run a:
## Top_FFT
module Top_FFT #(
    parameter   INTEGER_SIZE = 4,
                FRACT_SIZE = 14,
                NFFT = 64
) (
    input       wire                                             clk, rst,
    input       wire                                             start_FFT,
    input       wire    signed  [INTEGER_SIZE+FRACT_SIZE-1:0]    serial_in_r, serial_in_i,
    output      wire    signed  [INTEGER_SIZE+FRACT_SIZE-1:0]    serial_out_r, serial_out_i,
    output      wire                                             end_FFT, data_valid_FFT
);
==> flow/config.mk <==
export PLATFORM = sky130hd
export DESIGN_NAME = Top_FFT
export DESIGN_NICKNAME = Top_FFT
export VERILOG_FILES = /design/flow/design.v
export SDC_FILE = /design/flow/constraint.sdc
export NUM_CORES = 4
export LEC_CHECK = 0
export CAP_MARGIN = 20
export CORE_MARGIN = 2
export CORE_UTILIZATION = 72
export CTS_CLUSTER_SIZE = 10
export PLACE_DENSITY = 0.6
export SETUP_SLACK_MARGIN = 2.09
export SLEW_MARGIN = 20
export TNS_END_PERCENT = 5
==> flow/constraint.sdc <==
create_clock -name core_clock -period 9.71 [get_ports {clk}]
set_input_delay 1.9420 -clock core_clock [delete_from_list [all_inputs] [get_ports {clk}]]
set_output_delay 1.9420 -clock core_clock [all_outputs]
set_load 0.01 [all_outputs]
run.sh (not shown) runs the stock make flow with config.mk's settings and CLKGATE_MAP_FILE=.
--- input diff run a..run b ---
Settings: CTS_CLUSTER_SIZE: 10 -> 99; ABC_AREA: unset -> 1; SETUP_SLACK_MARGIN: 2.09 -> unset; TNS_END_PERCENT: 5 -> unset; the clock period (ns, I/O delays scaled along): 9.71 -> 6.95.
### Flow results
- global routing (5_1_grt): run b exited with error
- Compare run b and run a | setup slack at placement higher: run a
- Looking at number of distinct library cell variants in the gate-level netlist after synthesis across run b and run a, the one that comes out higher is run a.
- NOTE: register area share after synthesis in run b falls short of that of run a
- Changes observed in run b relative to run a: post-place instance area has increased; synthesized cell count has increased; area after synthesis has increased.

---

Starting RTL as in the previous note.
// Top_FFT
module Top_FFT #(
    parameter   INTEGER_SIZE = 4,
                FRACT_SIZE = 14,
                NFFT = 64
) (
    input       wire                                             clk, rst,
    input       wire                                             start_FFT,
    input       wire    signed  [INTEGER_SIZE+FRACT_SIZE-1:0]    serial_in_r, serial_in_i,
    output      wire    signed  [INTEGER_SIZE+FRACT_SIZE-1:0]    serial_out_r, serial_out_i,
    output      wire                                             end_FFT, data_valid_FFT
);
clock: 4.34 ns
lec_check: 0
abc_area: 1
cap_margin: 0
core_aspect_ratio: 0.5
core_margin: 2
core_utilization: 72
cts_cluster_diameter: 397
cts_cluster_size: 99
place_density: 0.6
slew_margin: 20
tns_end_percent: 5
The starting point ended with an error in 3_5_place_dp with DPL-0033.
==> next run, changes <==
--- a/flow/config.mk
+++ b/flow/config.mk
@@ -8,4 +8,3 @@
 export ABC_AREA = 1
-export CAP_MARGIN = 0
-export CORE_ASPECT_RATIO = 0.5
+export CAP_MARGIN = 20
 export CORE_MARGIN = 2
Result: Now the flow died in 5_1_grt. Synthesized cell count is unchanged. Area after synthesis stays the same. Die size is about the same.
==> next run, changes <==
--- a/flow/config.mk
+++ b/flow/config.mk
@@ -7,3 +7,2 @@
 export LEC_CHECK = 0
-export ABC_AREA = 1
 export CAP_MARGIN = 20
@@ -11,6 +10,3 @@
 export CORE_UTILIZATION = 72
-export CTS_CLUSTER_DIAMETER = 397
-export CTS_CLUSTER_SIZE = 99
-export PLACE_DENSITY = 0.6
+export PLACE_DENSITY = 0.4
 export SLEW_MARGIN = 20
-export TNS_END_PERCENT = 5
==> flow/constraint.sdc (replaced) <==
create_clock -name core_clock -period 6.18 [get_ports {clk}]
set_input_delay 1.2360 -clock core_clock [delete_from_list [all_inputs] [get_ports {clk}]]
set_output_delay 1.2360 -clock core_clock [all_outputs]
set_load 0.01 [all_outputs]
=> The new run did not get past 5_1_grt. Die size drops by 3.7%. Area after synthesis falls by 3.8%. Synthesized cell count decreases by 16%.
==> next run, changes <==
--- a/flow/config.mk
+++ b/flow/config.mk
@@ -9,4 +9,4 @@
 export CORE_MARGIN = 2
-export CORE_UTILIZATION = 72
-export PLACE_DENSITY = 0.4
+export CORE_UTILIZATION = 40
+export PLACE_DENSITY = 0.6
 export SLEW_MARGIN = 20
==> flow/constraint.sdc (replaced) <==
create_clock -name core_clock -period 12.0 [get_ports {clk}]
set_input_delay 2.4000 -clock core_clock [delete_from_list [all_inputs] [get_ports {clk}]]
set_output_delay 2.4000 -clock core_clock [all_outputs]
set_load 0.01 [all_outputs]
After rerunning:
- This time the run finished clean
- synthesized area does not change
- die size is higher by 79%
- synthesized cell count does not change
==> next run, changes <==
--- a/flow/config.mk
+++ b/flow/config.mk
@@ -7,6 +7,14 @@
 export LEC_CHECK = 0
+export ABC_AREA = 1
 export CAP_MARGIN = 20
-export CORE_MARGIN = 2
+export CELL_PAD_IN_SITES_DETAIL_PLACEMENT = 1
+export CELL_PAD_IN_SITES_GLOBAL_PLACEMENT = 2
+export CORE_MARGIN = 6
 export CORE_UTILIZATION = 40
-export PLACE_DENSITY = 0.6
-export SLEW_MARGIN = 20
+export GPL_ROUTABILITY_DRIVEN = 1
+export HOLD_SLACK_MARGIN = -0.05
+export MAX_ROUTING_LAYER = met4
+export MIN_ROUTING_LAYER = met1
+export PLACE_DENSITY_LB_ADDON = 0.01
+export SLEW_MARGIN = 35
+export TNS_END_PERCENT = 35
What happened:
- The new run finished clean
- final cell count climbs by 15%
- clock-buffer cell count went up by 34
- combinational power goes up by 61%
- total power increases by 6.6%
- cell area rises by 4.2%
- area after synthesis came out higher by 3.9%
- maximum frequency came out higher by 10%
- worst hold slack improved by 0.035 ns
- via count climbs by 18%
- die size rises by 6.2%
==> next run, changes <==
==> flow/config.mk (replaced) <==
export PLATFORM = sky130hd
export DESIGN_NAME = Top_FFT
export DESIGN_NICKNAME = Top_FFT
export VERILOG_FILES = /design/flow/design.v
export SDC_FILE = /design/flow/constraint.sdc
export NUM_CORES = 4
export LEC_CHECK = 0
export CAP_MARGIN = 20
export CORE_MARGIN = 2
export CORE_UTILIZATION = 64
export PLACE_DENSITY = 0.6
export SLEW_MARGIN = 20
==> flow/constraint.sdc (replaced) <==
create_clock -name core_clock -period 12.6 [get_ports {clk}]
set_input_delay 2.5200 -clock core_clock [delete_from_list [all_inputs] [get_ports {clk}]]
set_output_delay 2.5200 -clock core_clock [all_outputs]
set_load 0.01 [all_outputs]
Hold slack improved by 0.0082 ns; power decreases by 12%; clock power goes down by about 10%; first-iteration DRC count climbs by 18%; sequential share of layout area grows by 2.2 points; fmax went down by about 7%; cell area is lower by about 6%; register-to-register slack got worse by 0.099 ns; flip-flop count does not change; via count went down by 14%.

---

red:
Top_FFT again, from the RTL that the note above started with.
Settings: LEC_CHECK=0, CAP_MARGIN=20, CORE_MARGIN=2, CORE_UTILIZATION=70, CTS_CLUSTER_DIAMETER=88, CTS_CLUSTER_SIZE=35, PLACE_DENSITY=0.65, SLEW_MARGIN=20; clock period 7.07 ns.
red never completed; the flow aborted with a tool error in detailed placement (3_5_place_dp).
The following lists how blue was set up differently from red:
- changing CORE_UTILIZATION from 70 to 61
- removing CTS_CLUSTER_SIZE (formerly 35)
- removing CTS_CLUSTER_DIAMETER (formerly 88)
- changing PLACE_DENSITY from 0.65 to 0.6
- changing the clock period (ns, I/O delays scaled along) from 7.07 to 6.92
[summary]
Delta (blue minus red): height of the chip increased about 7%, core area now sits higher, weighted congestion at the end of routability-driven global placement decreased 2.4%.
Of blue and red, blue shows the higher total die area, with red below it.
No crash in blue: every stage finished, but the layout fails its final checks due to negative setup slack.

---

Top_FFT again, from the RTL that the note above started with.
clock: 5.96 ns
lec_check: 0
abc_area: 1
cap_margin: 5
core_margin: 2
core_utilization: 70
cts_cluster_diameter: 72
cts_cluster_size: 54
gpl_routability_driven: 1
hold_slack_margin: 0.3
setup_slack_margin: 1.57
slew_margin: 20
tns_end_percent: 75
The starting point stopped in global routing with ODB-0269.
Then changed:
Settings changed: ABC_AREA 1 to unset, CORE_UTILIZATION 70 to 61, CTS_CLUSTER_SIZE 54 to 33, HOLD_SLACK_MARGIN 0.3 to unset, PLACE_DENSITY set to 0.62, SETUP_SLACK_MARGIN 1.57 to -0.31.
Clock period 5.96 ns to 5.97 ns, I/O delays scaled along.
Now the flow completed and failed the layout checks on negative setup slack. Die size climbs by roughly a tenth. Synthesized area drops by a few percent. Synthesized cell count drops by about a fifth.
Then changed:
Settings changed: CAP_MARGIN 5 to 20, CORE_UTILIZATION 61 to 69, CTS_CLUSTER_DIAMETER 72 to unset, CTS_CLUSTER_SIZE 33 to 11, GPL_ROUTABILITY_DRIVEN 1 to unset, SETUP_SLACK_MARGIN -0.31 to unset, TNS_END_PERCENT 75 to unset.
Clock period 5.97 ns to 9.73 ns, I/O delays scaled along.
What happened:
- The new run completed without violations
- cell area fell by about 5%
- die area is lower by about 12%
- setup slack improved by 2.5 ns
- worst hold slack is better by 0.0057 ns
Then changed:
Settings changed: CORE_UTILIZATION 69 to 28, CTS_CLUSTER_SIZE 11 to unset, PLACE_DENSITY 0.62 to 0.6.
Clock period 9.73 ns to 19.1 ns, I/O delays scaled along.
Result:
- The new run passed the timing, DRC and antenna checks
- cell count rises by 27%
- synthesized cell count stays the same
- global-route usage fell by 23 points
- total power shrinks by 49%
Then changed:
Settings changed: CORE_UTILIZATION 28 to 16.
Clock period 19.1 ns to 12.5 ns, I/O delays scaled along.
Outcome:
- die size rose by well over a third
- power rose by well over a third
- final cell count rose by a quarter to a third

---

## P
Starting RTL as in the previous note.
==> flow/config.mk <==
export PLATFORM = sky130hd
export DESIGN_NAME = Top_FFT
export DESIGN_NICKNAME = Top_FFT
export VERILOG_FILES = /design/flow/design.v
export SDC_FILE = /design/flow/constraint.sdc
export NUM_CORES = 4
export LEC_CHECK = 0
export CAP_MARGIN = 20
export CORE_MARGIN = 2
export CORE_UTILIZATION = 72
export CTS_CLUSTER_DIAMETER = 396
export CTS_CLUSTER_SIZE = 100
export PLACE_DENSITY = 0.38
export SETUP_SLACK_MARGIN = 1.23
export SLEW_MARGIN = 20
==> flow/constraint.sdc <==
create_clock -name core_clock -period 5.96 [get_ports {clk}]
set_input_delay 1.1920 -clock core_clock [delete_from_list [all_inputs] [get_ports {clk}]]
set_output_delay 1.1920 -clock core_clock [all_outputs]
set_load 0.01 [all_outputs]
In the summary table, P is marked failed, with error DPL-0033 raised in global routing (5_1_grt).
Input-level comparison between Q and P:
- SETUP_SLACK_MARGIN: 1.23 -> unset
- PLACE_DENSITY: 0.38 -> 0.6
- CTS_CLUSTER_SIZE: 100 -> unset
- CTS_CLUSTER_DIAMETER: 396 -> 227
- the clock period (ns, I/O delays scaled along): 5.96 -> 7.48
Results
The worst slack after detailed placement of Q exceeds that of P by 1360 ps. For Q, the flow was terminated by a tool error in clock tree synthesis (4_1_cts) and produced no final design. Re post-synthesis adder-cell area fraction: no difference whatsoever between P and Q. Across both runs, cell count after placement was lower for Q than for P. Re number of cell instances after yosys synthesis: no difference whatsoever between P and Q. Diff P -> Q: summed standard-cell area reported by yosys comparable, half-perimeter wire length of the detailed placement result now smaller, area of the die comparable, placer congestion estimate now smaller.
> inputs changed (Q -> R)
- changing CORE_UTILIZATION from 72 to 70
- setting CTS_CLUSTER_SIZE to 14 for the first time
- changing the clock period (ns, I/O delays scaled along) from 7.48 to 6.88
--- outcome ---
Re die span in y: Q was lower than R.
Looking at half-perimeter wire length of the detailed placement result, R sits above Q.
Comparing R against Q, there is no change at all in number of register bits inferred by synthesis.
Per the comparison of R with Q, worst slack at placement now sits lower, overall die area rose by 2.8%, number of placement rows increased about 1.5%.
From Q to R, number of buffers added on ports did not move at all.
Final checks on R, whose flow otherwise completed, came back failing, citing negative setup slack.
The following lists how S was set up differently from R:
- removing CTS_CLUSTER_SIZE (formerly 14)
- changing CORE_UTILIZATION from 70 to 40
- removing CTS_CLUSTER_DIAMETER (formerly 227)
- changing the clock period (ns, I/O delays scaled along) from 6.88 to 13.3
--- outcome ---
S ended with every stage complete and zero timing, DRC or antenna violations. Per the comparison of S with R, fraction of power spent switching nets fell by 2.4 points; first-iteration DRC count lower; worst-case vdd ir drop decreased 68%; power went down 0.016 W; combinational power share shows a reduction of 0.8 points. | multi-input gate share of total cell area | lower: S |. Switching power, R and S: lower on S.

---

Starting RTL as in the previous note.
clock: 8.4 ns
lec_check: 0
cap_margin: 5
core_margin: 2
core_utilization: 61
cts_cluster_diameter: 72
cts_cluster_size: 33
gpl_routability_driven: 1
place_density_lb_addon: 0.05
setup_slack_margin: 0.82
slew_margin: 20
tns_end_percent: 75
==> next run, changes <==
- CAP_MARGIN: 5 -> 10
- CORE_UTILIZATION: 61 -> 22
- CTS_CLUSTER_DIAMETER: 72 -> 182
- CTS_CLUSTER_SIZE: 33 -> 15
- GPL_ROUTABILITY_DRIVEN: 1 -> 0
- GPL_TIMING_DRIVEN: unset -> 0
- SETUP_SLACK_MARGIN: 0.82 -> -0.31
Now the flow finished but failed the layout checks on setup timing; synthesized cell count stays the same; worst setup slack degrades by 1.2 ns; final cell count grows by 37%.
==> next run, changes <==
- CAP_MARGIN: 10 -> 20
- CORE_UTILIZATION: 22 -> 70
- CTS_CLUSTER_DIAMETER: 182 -> unset
- CTS_CLUSTER_SIZE: 15 -> unset
- GPL_ROUTABILITY_DRIVEN: 0 -> unset
- GPL_TIMING_DRIVEN: 0 -> unset
- PLACE_DENSITY: unset -> 0.6
- PLACE_DENSITY_LB_ADDON: 0.05 -> unset
- SETUP_SLACK_MARGIN: -0.31 -> unset
- TNS_END_PERCENT: 75 -> unset
- clock period: 8.4 -> 8.97 ns (I/O delays scaled with it)
What happened: Now the flow passed the timing, DRC and antenna checks. Die size is lower by 68%. Total power is higher by 5.4%. Sequential share of layout area increases by 1.9 points. Sequential cell count does not change. Wire length went down by 25%. Combinational power goes down by 3.3%. Critical path depth grows by 5. Clock power increases by 21%. Utilization rose by 51 points. Count of clock-buffer cells in the layout grows by 158.
==> next run, changes <==
- CTS_CLUSTER_DIAMETER: unset -> 227
- clock period: 8.97 -> 7.41 ns (I/O delays scaled with it)
The new run completed and failed the layout checks on setup timing.
Wire length rose by 8.9%.
Power went up by about 23%.
Non-clock buffer count climbs by 627.
Hold slack improved by 0.020 ns.
Utilization came out higher by 2.5 points.
Setup slack loses 0.92 ns.
Global-route usage grows by 2.2 points.
Sequential cell count does not change.
Clock-buffer cell count went up by 1.
Design area increases by 3.2%.
Cell count rises by about 3%.
==> next run, changes <==
- CORE_UTILIZATION: 70 -> 40
- CTS_CLUSTER_DIAMETER: 227 -> unset
- clock period: 7.41 -> 10.7 ns (I/O delays scaled with it)
Outcome:
- The changed run completed without violations
- area after synthesis stays the same
- cell area decreases by 1.9%
- routed wire length decreases by 21%
- synthesized cell count is unchanged
- critical path depth decreases by 1
- die area increases by 74%

---

## run 1
Starting RTL as in the previous note.
Design Top_FFT, start of the top module:
module Top_FFT #(
    parameter   INTEGER_SIZE = 4,
                FRACT_SIZE = 14,
                NFFT = 64
) (
    input       wire                                             clk, rst,
    input       wire                                             start_FFT,
    input       wire    signed  [INTEGER_SIZE+FRACT_SIZE-1:0]    serial_in_r, serial_in_i,
    output      wire    signed  [INTEGER_SIZE+FRACT_SIZE-1:0]    serial_out_r, serial_out_i,
    output      wire                                             end_FFT, data_valid_FFT
);
clock: 10.7 ns
lec_check: 0
cap_margin: 20
core_margin: 2
core_utilization: 40
place_density: 0.6
setup_slack_margin: 0.53
slew_margin: 20
Edits applied to the flow inputs when going from run 1 to run 2:
diff --git a/flow/config.mk b/flow/config.mk
--- a/flow/config.mk
+++ b/flow/config.mk
@@ -9,5 +9,5 @@
 export CORE_MARGIN = 2
-export CORE_UTILIZATION = 40
+export CORE_UTILIZATION = 71
+export CTS_CLUSTER_SIZE = 32
 export PLACE_DENSITY = 0.6
-export SETUP_SLACK_MARGIN = 0.53
 export SLEW_MARGIN = 20
==> flow/constraint.sdc <==
create_clock -name core_clock -period 6.52 [get_ports {clk}]
set_input_delay 1.3040 -clock core_clock [delete_from_list [all_inputs] [get_ports {clk}]]
set_output_delay 1.3040 -clock core_clock [all_outputs]
set_load 0.01 [all_outputs]
==> results <==
Reported for run 2 and run 1, adder and majority cell fraction of the synthesized area turned out identical to the last digit. Run 2 got as far as 3_5_place_dp, where a tool error ended the run. Delta (run 2 minus run 1): synthesized netlist cell count stayed essentially flat, share of synthesized area spent on multiplexers stayed essentially flat, basic-gate share of the synthesized area counting and, or, nand and nor cells stayed essentially flat, site row count fell by 66. Compared with run 1, in run 2 number of synthesized flops with an enable pin barely changed, area of the core region dropped 44%, die area dropped 43%, y dimension of the die dropped about 25%.
--- input diff run 2..run 3 ---
diff --git a/flow/config.mk b/flow/config.mk
--- a/flow/config.mk
+++ b/flow/config.mk
@@ -9,4 +9,3 @@
 export CORE_MARGIN = 2
-export CORE_UTILIZATION = 71
-export CTS_CLUSTER_SIZE = 32
+export CORE_UTILIZATION = 15
 export PLACE_DENSITY = 0.6
==> flow/constraint.sdc <==
create_clock -name core_clock -period 10.7 [get_ports {clk}]
set_input_delay 2.1400 -clock core_clock [delete_from_list [all_inputs] [get_ports {clk}]]
set_output_delay 2.1400 -clock core_clock [all_outputs]
set_load 0.01 [all_outputs]
## What came out
Run 3 completed every stage of the flow, and the final layout passed the timing, DRC and antenna checks.
Reported for run 3 and run 2, average instance area after synthesis turned out identical to the last digit.
Register bit count reported by yosys: run 3 vs run 2 identical
From run 2 to run 3, post-synth tally of flip-flops with integrated enable did not move at all.
Run 2 and run 3 ended up with roughly the same area share of xor/xnor cells in the synthesized design.
Compared with run 2, in run 3 die outline width grew by 630 microns, die height went up 630 microns, global placer's final weighted congestion decreased 11%.
Compared to run 2, run 3 was floorplanned on a bigger die.
Note that the area of the placeable core recorded for run 3 amounts to 4.8 times the value seen in run 2.
Looking at initial standard-cell utilization of the core, run 3 sits 56 points below run 2.
Here is what was changed in the inputs of run 4 compared with run 3.
diff --git a/flow/config.mk b/flow/config.mk
--- a/flow/config.mk
+++ b/flow/config.mk
@@ -9,4 +9,5 @@
 export CORE_MARGIN = 2
-export CORE_UTILIZATION = 15
+export CORE_UTILIZATION = 63
 export PLACE_DENSITY = 0.6
+export SETUP_SLACK_MARGIN = 1.93
 export SLEW_MARGIN = 20
==> flow/constraint.sdc <==
create_clock -name core_clock -period 7.82 [get_ports {clk}]
set_input_delay 1.5640 -clock core_clock [delete_from_list [all_inputs] [get_ports {clk}]]
set_output_delay 1.5640 -clock core_clock [all_outputs]
set_load 0.01 [all_outputs]
--- outcome ---
Run comparison: run 3 cell with the largest stage delay on the worst path ha_1; run 4 cell with the largest stage delay on the worst path fa_1. Diff run 3 -> run 4: final standard cell area without fillers moved down, portion of the clock cycle consumed by the worst path in the final layout picked up an extra 10 points, die area went down 76%. The flow did not stop early for run 3: all stages ran, and the layout cleared the timing, DRC and antenna checks. Finished, but not clean: run 4, with negative setup slack. Run 4 vs run 3: critical path depth up.
Changes in run 5 relative to run 4:
diff --git a/flow/config.mk b/flow/config.mk
--- a/flow/config.mk
+++ b/flow/config.mk
@@ -9,5 +9,5 @@
 export CORE_MARGIN = 2
-export CORE_UTILIZATION = 63
+export CORE_UTILIZATION = 65
 export PLACE_DENSITY = 0.6
-export SETUP_SLACK_MARGIN = 1.93
 export SLEW_MARGIN = 20
+export TNS_END_PERCENT = 5
==> flow/constraint.sdc <==
create_clock -name core_clock -period 5.64 [get_ports {clk}]
set_input_delay 1.1280 -clock core_clock [delete_from_list [all_inputs] [get_ports {clk}]]
set_output_delay 1.1280 -clock core_clock [all_outputs]
set_load 0.01 [all_outputs]
### Flow results
Run 5 finished all stages; however, its layout fails the closing checks, the failures being negative setup slack.
Compared with run 4, run 5 is the more power-hungry design.
Combinational gate power delta for run 5 relative to run 4: about 50% higher
Run 5: total routing usage reported by global routing is 3.5 points higher than what run 4 reported.
Die area ends up lower on run 5.
Compared with run 4, run 5 shows arrival time of data at the critical path endpoint higher by 0.18 ns.
In run 5 the proportion of total power due to net switching turned out 0.80 points higher than in run 4.
Looking at final weighted congestion of routability-driven global placement, run 5 sits about 2.8% higher than run 4 does.
Compared run 5 vs run 4, and area of the core is down in run 5.
From run 4 to run 5 the numbers moved as follows: netlist area before placement closely matched the old numbers; setup slack decreased by 2.34 ns relative to the old numbers.
In the metrics for run 4 and run 5, the one carrying the higher wire length is run 5.
Power figures rest on the tool's default switching activity, not on a simulated workload.
